Design CicFilter, start of the top module:
module CicFilter
#(
	parameter N = 4,	 
	parameter M = 1,	 
	parameter InDataWidth	=	14,
	parameter OutDataWidth	=	32,
	parameter DecimCntWidth	=	7
)
(
	input Clk_i,
	input Rst_i,
	input [2:0]	DecimFactor_i,
	input [InDataWidth-1:0] Data_i,
	input DataNd_i,
	output [OutDataWidth-1:0] Data_o,
	output DataValid_o
);
export LEC_CHECK = 0
export CAP_MARGIN = 20
export CORE_MARGIN = 2
export CORE_UTILIZATION = 72
export PLACE_DENSITY = 0.35
export SETUP_SLACK_MARGIN = 0.86
export SLEW_MARGIN = 20
create_clock -name core_clock -period 2.92 [get_ports {Clk_i}]
run.sh (not shown) runs the stock make flow with config.mk's settings and CLKGATE_MAP_FILE=.
The first run died in global routing (5_1_grt).
Edit:
Settings changed: PLACE_DENSITY 0.35 to not set, SETUP_SLACK_MARGIN 0.86 to -0.14.
Clock period 2.92 ns to 1.54 ns, I/O delays scaled along.
Effect: Now the flow never finished: it broke off in clock tree synthesis (4_1_cts); die size does not change; area after synthesis stays the same; synthesized cell count is unchanged.
Edit:
Settings changed: CTS_CLUSTER_DIAMETER set to 356, SETUP_SLACK_MARGIN -0.14 to -0.27.
Clock period 1.54 ns to 2.75 ns, I/O delays scaled along.
=> This time the run aborted during global routing (5_1_grt). Area after synthesis is unchanged. Die area stays the same. Synthesized cell count is unchanged.
Edit:
Settings changed: CTS_CLUSTER_DIAMETER 356 to 395, CTS_CLUSTER_SIZE set to 14, PLACE_DENSITY_LB_ADDON set to 0.24, SETUP_SLACK_MARGIN -0.27 to -0.14.
Clock period 2.75 ns to 1.54 ns, I/O delays scaled along.
After rerunning: The new run ended with an error in clock tree synthesis (4_1_cts); synthesized cell count does not change; area after synthesis does not change; die area is unchanged.

========
== wip/zinc ==
Starting RTL as in the previous note.
make LEC_CHECK=0 CAP_MARGIN=20 CELL_PAD_IN_SITES_GLOBAL_PLACEMENT=1 CORE_MARGIN=8 CORE_UTILIZATION=21 CTS_CLUSTER_SIZE=47 GPL_TIMING_DRIVEN=0 HOLD_SLACK_MARGIN=0.2 MIN_ROUTING_LAYER=met2 SLEW_MARGIN=25 finish   # period 4.0 ns
wip/zinc ran in full, but the layout does not pass; the checks complain about design-rule violations.
Modified inputs, wip/indigo compared to wip/zinc
Settings: MIN_ROUTING_LAYER no longer set, was met2; HOLD_SLACK_MARGIN no longer set, was 0.2; CELL_PAD_IN_SITES_GLOBAL_PLACEMENT no longer set, was 1; CORE_MARGIN now 2, was 8; GPL_TIMING_DRIVEN no longer set, was 0; CTS_CLUSTER_SIZE no longer set, was 47.
[summary]
wip/indigo finished every stage and its layout cleared the timing, design-rule and antenna checks.
wip/zinc → wip/indigo: first-iteration DRC count dropped about 60%; achievable frequency climbed 6.0%; maximum clock path buffer count barely changed.
Die area (wip/zinc / wip/indigo): 1.07
Comparing wip/indigo and wip/zinc, the higher number of clock-tree buffers in the layout is on wip/zinc.
Inputs modified between wip/indigo and wip/yarrow:
Settings: SLEW_MARGIN: 25 -> 20; CORE_UTILIZATION: 21 -> 72; PLACE_DENSITY: unset -> 0.35; SETUP_SLACK_MARGIN: unset -> 0.83; the clock period (ns, I/O delays scaled along): 4.0 -> 2.92.
[summary]
Run status, wip/yarrow: aborted in 5_1_grt, error GRT-0232. When wip/yarrow is set beside wip/indigo, its quantity of gates resized following cts turns out to be 253 larger. Against wip/indigo, number of buffers inserted during clock tree synthesis in wip/yarrow fell by a few percent. Delta (wip/yarrow minus wip/indigo): post-CTS setup buffer count +129, die size -70%.
Setup changes, wip/yarrow to wip/umber
Settings: PLACE_DENSITY no longer set, was 0.35; SETUP_SLACK_MARGIN no longer set, was 0.83; CTS_CLUSTER_SIZE now 22, previously not set; the clock period (ns, I/O delays scaled along) now 3.04, was 2.92.
==> results <==
Nothing crashed in wip/umber and all stages finished; the problem is that the final layout failed, the offending checks being negative setup slack. Of wip/yarrow and wip/umber, wip/yarrow shows the lower routability congestion estimate from global placement, with wip/umber above it. Die size came out exactly the same in wip/yarrow and wip/umber. Relative to wip/yarrow, setup slack at placement decreased by 0.083 ns in wip/umber. wip/umber -> wip/yarrow: count of library flops with an enable pin delta 0, exact match. Diff wip/yarrow -> wip/umber | setup fix buffers added after clock tree synthesis | decrease of 128. On post-synthesis chip area from yosys, wip/yarrow and wip/umber are neck and neck. Sort wip/yarrow and wip/umber by post-CTS resize count, descending, and wip/yarrow comes first. wip/umber against wip/yarrow: instance count after placement with tap cells included held steady; area of placed instances moved down.

========
CicFilter again, from the RTL that the note above started with.
make LEC_CHECK=0 CAP_MARGIN=20 CELL_PAD_IN_SITES_GLOBAL_PLACEMENT=3 CORE_MARGIN=2 CORE_UTILIZATION=40 MIN_ROUTING_LAYER=met1 PLACE_DENSITY_LB_ADDON=0.1 SLEW_MARGIN=30 finish   # period 4.0 ns
The baseline passed the timing, design-rule and antenna checks.
Change:
==> flow/config.mk (replaced) <==
export PLATFORM = sky130hd
export DESIGN_NAME = CicFilter
export DESIGN_NICKNAME = CicFilter
export VERILOG_FILES = /design/flow/design.v
export SDC_FILE = /design/flow/constraint.sdc
export NUM_CORES = 4
export LEC_CHECK = 0
export CAP_MARGIN = 20
export CORE_MARGIN = 2
export CORE_UTILIZATION = 72
export PLACE_DENSITY = 0.35
export SETUP_SLACK_MARGIN = 0.87
export SLEW_MARGIN = 20
==> flow/constraint.sdc (replaced) <==
create_clock -name core_clock -period 2.92 [get_ports {Clk_i}]
set_input_delay 0.5840 -clock core_clock [delete_from_list [all_inputs] [get_ports {Clk_i}]]
set_output_delay 0.5840 -clock core_clock [all_outputs]
set_load 0.01 [all_outputs]
This time the run did not get past global routing (GRT-0232); die area is lower by 44%; area after synthesis stays the same; synthesized cell count is unchanged.
Change:
--- a/flow/config.mk
+++ b/flow/config.mk
@@ -9,5 +9,3 @@
 export CORE_MARGIN = 2
-export CORE_UTILIZATION = 72
-export PLACE_DENSITY = 0.35
-export SETUP_SLACK_MARGIN = 0.87
+export CORE_UTILIZATION = 40
 export SLEW_MARGIN = 20
==> flow/constraint.sdc (replaced) <==
create_clock -name core_clock -period 4.0 [get_ports {Clk_i}]
set_input_delay 0.8000 -clock core_clock [delete_from_list [all_inputs] [get_ports {Clk_i}]]
set_output_delay 0.8000 -clock core_clock [all_outputs]
set_load 0.01 [all_outputs]
What happened:
- This time the run finished clean
- area after synthesis stays the same
- synthesized cell count stays the same
- die area grows by 78%
Change:
--- a/flow/config.mk
+++ b/flow/config.mk
@@ -9,3 +9,3 @@
 export CORE_MARGIN = 2
-export CORE_UTILIZATION = 40
+export CORE_UTILIZATION = 66
 export SLEW_MARGIN = 20
==> flow/constraint.sdc (replaced) <==
create_clock -name core_clock -period 3.6 [get_ports {Clk_i}]
set_input_delay 0.7200 -clock core_clock [delete_from_list [all_inputs] [get_ports {Clk_i}]]
set_output_delay 0.7200 -clock core_clock [all_outputs]
set_load 0.01 [all_outputs]
The changed run passed the timing, design-rule and antenna checks.
Synthesized cell count does not change.
Worst setup slack gets worse by 230 ps.
Design area fell by 1.6%.
Worst hold slack gets better by 6.6 ps.
Fmax rose by 4.9%.

========
## exp/lagoon
The RTL this note starts from:
==> flow/design.v <==
`timescale 1ns / 1ps
module IntFilterBlock 
#(	
	parameter OutDataWidth = 18
)
(
	input Clk_i,
	input Rst_i,
	input [OutDataWidth-1:0] Data_i,
	input DataNd_i,
	output [OutDataWidth-1:0] Data_o,
	output DataValid_o
);
	reg [OutDataWidth-1:0] outAcc;
	reg outVal;
	assign Data_o = outAcc;
	assign DataValid_o = outVal;
	always @(posedge Clk_i or posedge Rst_i) begin
		if (Rst_i) begin
			outAcc <= {OutDataWidth{1'b0}};
			outVal <= 1'b0;
		end else begin
			if (DataNd_i) begin
				outAcc <= outAcc+Data_i;
				outVal <= 1'b1;
			end else begin
				outAcc <= {OutDataWidth{1'b0}};
				outVal <= 1'b0;
			end 
		end
	end
endmodule
`timescale 1ns / 1ps
module DecimBlock
#(	
	parameter OutDataWidth = 18,
	parameter DecimCntWidth = 7
)
(
	input Clk_i,
	input Rst_i,
	input [2:0]	DecimFactor_i,
	input [OutDataWidth-1:0] Data_i,
	input DataVal_i,
	output [OutDataWidth-1:0] Data_o,
	output DataVal_o
);
	reg [DecimCntWidth-1:0] decimCnt;
	reg [2:0] decimFactor;
	assign Data_o = Data_i;
	assign DataVal_o = DataVal_i? (decimCnt == 0):1'b0;
	always	@(posedge Clk_i or posedge Rst_i)	begin
		if	(Rst_i) begin
			decimFactor <= 3'd1;
		end else begin
			if (DecimFactor_i <= 3'd1)	begin
				decimFactor <= 3'd1;
			end else begin
				decimFactor <= DecimFactor_i;
			end
		end
	end
	always @(posedge Clk_i or posedge Rst_i) begin
		if (Rst_i) begin
			decimCnt <= {DecimCntWidth{1'b0}};
		end else begin
			if (DataVal_i) begin
				if (decimCnt == decimFactor-1) begin
					decimCnt <= {DecimCntWidth{1'b0}};
				end else begin
					decimCnt <= decimCnt+7'd1;
				end
			end else begin
				decimCnt <= {DecimCntWidth{1'b0}};
			end
		end
	end
endmodule
`timescale 1ns / 1ps
module CombFilterBlock 
#(
	parameter	M=4,
	parameter	OutDataWidth	=	18
)
(
	input Clk_i,
	input Rst_i,
	input [OutDataWidth-1:0] Data_i,
	input DataNd_i,
	output [OutDataWidth-1:0] Data_o,
	output DataValid_o
);
	reg signed	[OutDataWidth-1:0] sumResult;
	reg	dataValid;
	reg	signed	[OutDataWidth-1:0] delData [M-1:0];
	assign Data_o = sumResult;
	assign DataValid_o = dataValid;
	genvar i;
	generate 
		for (i=0; i<M; i=i+1) begin: DelayGen
			always @(posedge Clk_i or posedge Rst_i) begin
				if (Rst_i) begin
					delData [i] <= {OutDataWidth{1'b0}};
				end else if (DataNd_i) begin
					if (i==0) begin
						delData [i] <= Data_i;
					end	else	begin
						delData [i] <= delData[i-1];
					end
				end
			end
		end
	endgenerate 
	always @(posedge Clk_i or posedge Rst_i) begin
		if (Rst_i) begin
			sumResult <= {OutDataWidth{1'b0}};
			dataValid <= 1'b0;
		end else begin
			if (DataNd_i) begin
				sumResult <= Data_i-delData[M-1];
				dataValid <= 1'b1;
			end else begin
				dataValid <= 1'b0;
			end
		end
	end
endmodule
`timescale 1ns / 1ps
module CicFilter
#(
	parameter N = 4,	 
	parameter M = 1,	 
	parameter InDataWidth	=	14,
	parameter OutDataWidth	=	32,
	parameter DecimCntWidth	=	7
)
(
	input Clk_i,
	input Rst_i,
	input [2:0]	DecimFactor_i,
	input [InDataWidth-1:0] Data_i,
	input DataNd_i,
	output [OutDataWidth-1:0] Data_o,
	output DataValid_o
);
	localparam	ExtendBitNum	=	OutDataWidth-InDataWidth;
	wire	[OutDataWidth-1:0]	adcExtData	=	{{ExtendBitNum{Data_i[InDataWidth-1]}},Data_i};
	wire	[OutDataWidth-1:0]	inData	[N-1:0];
	wire	[OutDataWidth-1:0]	intFilteredData	[N-1:0];
	wire	intFilteredDataValid	[N-1:0];
	wire	intDataVal	[N-1:0];
	wire	[OutDataWidth-1:0]	decimIntData;
	wire	decimIntDataValid;
	wire	[OutDataWidth-1:0]	combFilteredData	[N-1:0];
	wire	[OutDataWidth-1:0]	combInData	[N-1:0];
	wire	combDataVal	[N-1:0];
	wire	combFilteredDataVal	[N-1:0];
	assign	Data_o	=	combFilteredData[N-1];
	assign	DataValid_o	=	combFilteredDataVal[N-1];
genvar i,j;
generate 
	for (i=0; i<N; i=i+1)	begin: IntFilterGen
		assign	inData	[i]		=	(i==0)?adcExtData:intFilteredData[i-1];
		assign	intDataVal[i]	=	(i==0)?DataNd_i:intFilteredDataValid[i-1];
		IntFilterBlock 
		#(	
			.OutDataWidth	(OutDataWidth)
		)
		IntFilterBlock
		(
			.Clk_i			(Clk_i),
			.Rst_i			(Rst_i),
			.Data_i			(inData[i]),
			.DataNd_i		(intDataVal[i]),
			.Data_o			(intFilteredData[i]),
			.DataValid_o	(intFilteredDataValid[i])
		);
	end	
	DecimBlock
	#(	
		.OutDataWidth	(OutDataWidth),
		.DecimCntWidth	(DecimCntWidth)
	)
	DecimBlock
	(
		.Clk_i			(Clk_i),
		.Rst_i			(Rst_i),
		.DecimFactor_i	(DecimFactor_i),
		.Data_i			(intFilteredData[N-1]),
		.DataVal_i		(intFilteredDataValid[N-1]),
		.Data_o			(decimIntData),
		.DataVal_o		(decimIntDataValid)
	);
	for (j=0; j<N; j=j+1)	begin: CombFilterGen
		assign	combInData	[j]	=	(j==0)?decimIntData:combFilteredData[j-1];
		assign	combDataVal	[j]	=	(j==0)?decimIntDataValid:combFilteredDataVal[j-1];
		CombFilterBlock 
		#(	
			.M(M),
			.OutDataWidth	(OutDataWidth)
		)
		CombFilterBlock
		(
			.Clk_i			(Clk_i),
			.Rst_i			(Rst_i),
			.Data_i			(combInData[j]),
			.DataNd_i		(combDataVal[j]),
			.Data_o			(combFilteredData[j]),
			.DataValid_o	(combFilteredDataVal[j])
		);
	end
endgenerate
endmodule
clock: 3.04 ns
lec_check: 0
cap_margin: 20
core_margin: 2
core_utilization: 72
cts_cluster_diameter: 352
cts_cluster_size: 22
place_density_lb_addon: 0.28
setup_slack_margin: 0.47
slew_margin: 20
exp/lagoon never completed, since it errored out during 5_1_grt.
The following lists how exp/garnet was set up differently from exp/lagoon:
Settings: removing SETUP_SLACK_MARGIN (formerly 0.47); removing PLACE_DENSITY_LB_ADDON (formerly 0.28); setting HOLD_SLACK_MARGIN to -0.07 for the first time; changing CTS_CLUSTER_DIAMETER from 352 to 358; changing the clock period (ns, I/O delays scaled along) from 3.04 to 2.88.
## What came out
Layout checks on exp/garnet: not met. Flow itself completed; violations: setup timing. Between exp/garnet and exp/lagoon, post-cts resize count is higher for exp/lagoon, exp/garnet comes in under that. exp/garnet falls short of exp/lagoon in placement-stage worst setup slack. exp/garnet against exp/lagoon: proportion of synthesized area in mux cells was more or less identical, yosys synthesis chip area was more or less identical, instance area at placement went up by 2.3%, CTS buffer count was more or less identical, global placement routability congestion went up by about 2.3%. Cell count after placement (lower): exp/lagoon.
Changes in exp/indigo relative to exp/garnet:
Settings: a change of CORE_UTILIZATION from 72 to 68; a deleted HOLD_SLACK_MARGIN that had been -0.07; a change of CTS_CLUSTER_DIAMETER from 358 to 302; a deleted CTS_CLUSTER_SIZE that had been 22; a change of the clock period (ns, I/O delays scaled along) from 2.88 to 2.01.
### Flow results
- Side by side, die area turned out higher in exp/indigo than in exp/garnet.
- 4_1_cts: exp/indigo exited with error
- The flow for exp/garnet finished, though final verification flagged setup timing.
- Of the two candidates, exp/garnet has the better half-perimeter wire length of the detailed placement result and exp/indigo the worse one.
- exp/indigo: placement-stage cell area higher than exp/garnet
- The placeable core region of exp/indigo was inferior to that of exp/garnet.
- X dimension of the die: exp/indigo vs exp/garnet up about 3%
Modified inputs, exp/tundra compared to exp/indigo
Settings: SETUP_SLACK_MARGIN: unset -> 0.84; CTS_CLUSTER_DIAMETER: 302 -> unset; CORE_UTILIZATION: 68 -> 72; PLACE_DENSITY: unset -> 0.35; the clock period (ns, I/O delays scaled along): 2.01 -> 2.92.
[summary]
Stage in which a tool error killed exp/tundra: 5_1_grt.
Re number of I/O pins: no difference whatsoever between exp/indigo and exp/tundra.
exp/tundra against exp/indigo: placement-stage worst setup slack rose by 700 ps; detailed placement HPWL decreased about 23%; cell row count shows a reduction of 2.8%.
The following lists how exp/fjord was set up differently from exp/tundra:
Settings: CORE_UTILIZATION: 72 -> 40; SETUP_SLACK_MARGIN: 0.84 -> unset; PLACE_DENSITY: 0.35 -> unset; the clock period (ns, I/O delays scaled along): 2.92 -> 3.6.
- Per the final summary, exp/fjord finished and its layout is clean on timing, DRC and antenna.
- Of exp/tundra and exp/fjord, the run reporting the lower post-detailed-placement half-perimeter wirelength was exp/fjord.
- The die of exp/fjord is larger than the one used in exp/tundra.
- Comparing exp/tundra against exp/fjord, there is no change at all in synthesis area per yosys.
- From exp/tundra to exp/fjord, share of async-settable or async-resettable flops after synthesis did not move at all.
